==> exp/xenon: inputs <==
Design GameModeEazy, start of the top module:
module GameModeEazy(
input wire clk,
input wire rst,
input wire load,
input wire [63:0] load_board,
input wire [3:0]btn,
input wire [3:0]mode,
output wire [63:0] num,
output wire [15:0] judge
    );
reg [63:0] num_reg; 
reg [63:0] num_reg_last;
reg [3:0]position_reg;
reg [1:0]count;
assign num = num_reg;
judge m0(.num(num),.judge(judge));
always @ (posedge clk)
if (rst) begin
	num_reg = 64'b0001000000000000000000000000000000000000000000000000000000010000;
	count = 2'b00;
end
else if (load) begin
	num_reg = load_board;
end
else if (mode==4'b0011) begin
	if (count==2'b11) count=2'b00; else count=count+1'b1;
	num_reg_last=num_reg;
		if (btn[0]==1)
		begin		
			if (num_reg[3:0]==4'b0000)
				begin
					num_reg[3:0]=num_reg[19:16];
					num_reg[19:16]=4'b0000;
				end
			if (num_reg[7:4]==4'b0000)
				begin
					num_reg[7:4]=num_reg[23:20];
					num_reg[23:20]=4'b0000;
				end	
			if (num_reg[11:8]==4'b0000)
				begin
  ...
clock: 28.0 ns
lec_check: 0
cap_margin: 5
cell_pad_in_sites_global_placement: 3
core_margin: 2
core_utilization: 40
place_density_lb_addon: 0.11
slew_margin: 15
tns_end_percent: 90
run.sh (not shown) runs the stock make flow with config.mk's settings and CLKGATE_MAP_FILE=.
==> inputs of exp/lagoon, as changes to exp/xenon <==
CAP_MARGIN = 20   (was 5)
CELL_PAD_IN_SITES_GLOBAL_PLACEMENT = unset   (was 3)
CORE_UTILIZATION = 28   (was 40)
GPL_ROUTABILITY_DRIVEN = 1   (was unset)
PLACE_DENSITY_LB_ADDON = unset   (was 0.11)
SLEW_MARGIN = 20   (was 15)
TNS_END_PERCENT = unset   (was 90)
==> flow/constraint.sdc (replaced) <==
create_clock -name core_clock -period 33.1 [get_ports {clk}]
set_input_delay 6.6200 -clock core_clock [delete_from_list [all_inputs] [get_ports {clk}]]
set_output_delay 6.6200 -clock core_clock [all_outputs]
set_load 0.01 [all_outputs]
==> inputs of exp/harbor, as changes to exp/xenon <==
CAP_MARGIN = 20   (was 5)
CELL_PAD_IN_SITES_GLOBAL_PLACEMENT = unset   (was 3)
CORE_UTILIZATION = 58   (was 40)
GPL_ROUTABILITY_DRIVEN = 1   (was unset)
PLACE_DENSITY_LB_ADDON = unset   (was 0.11)
SLEW_MARGIN = 20   (was 15)
TNS_END_PERCENT = unset   (was 90)
==> flow/constraint.sdc (replaced) <==
create_clock -name core_clock -period 21.9 [get_ports {clk}]
set_input_delay 4.3800 -clock core_clock [delete_from_list [all_inputs] [get_ports {clk}]]
set_output_delay 4.3800 -clock core_clock [all_outputs]
set_load 0.01 [all_outputs]
==> inputs of exp/amber, as changes to exp/xenon <==
CAP_MARGIN = 20   (was 5)
CELL_PAD_IN_SITES_GLOBAL_PLACEMENT = unset   (was 3)
CORE_UTILIZATION = 51   (was 40)
GPL_ROUTABILITY_DRIVEN = 1   (was unset)
PLACE_DENSITY_LB_ADDON = unset   (was 0.11)
SLEW_MARGIN = 20   (was 15)
TNS_END_PERCENT = unset   (was 90)
==> flow/constraint.sdc (replaced) <==
create_clock -name core_clock -period 21.3 [get_ports {clk}]
set_input_delay 4.2600 -clock core_clock [delete_from_list [all_inputs] [get_ports {clk}]]
set_output_delay 4.2600 -clock core_clock [all_outputs]
set_load 0.01 [all_outputs]
==> qor summary <==
item	exp/lagoon	exp/amber	exp/xenon	exp/harbor
Count of maximum capacitance violations	0	-	0	-
Gp weighted congestion	1.13	1.26	1.12	1.31
Post-CTS resize count	0	388	18	441
Post-route fraction of the period consumed by the critical path	95.4%	-	98.1%	-
Outcome	complete, no violations	aborted with a tool error	complete, no violations	aborted with a tool error
Stage where the flow stopped	-	global routing (5_1_grt)	-	global routing (5_1_grt)
Non-filler instance count after layout	8899	-	8495	-
Chip Area	0.164 mm^2	0.0906 mm^2	0.115 mm^2	0.0798 mm^2
Hold EP	count[0]	-	count[0]	-
Non-clock buffer share	7.16%	-	9.76%	-
Start of the worst register-to-register path	num_reg[30]	-	num_reg[4]	-
Clock tree from TritonCTS	built	-	built	-
Worst Clk Skew	29.2 ps	-	23.9 ps	-
Worst Hold Path Cells	2	-	2	-
Hold crit path type	flop to flop	-	flop to flop	-
Detailed router's first-iteration violation count	9370	-	9572	-
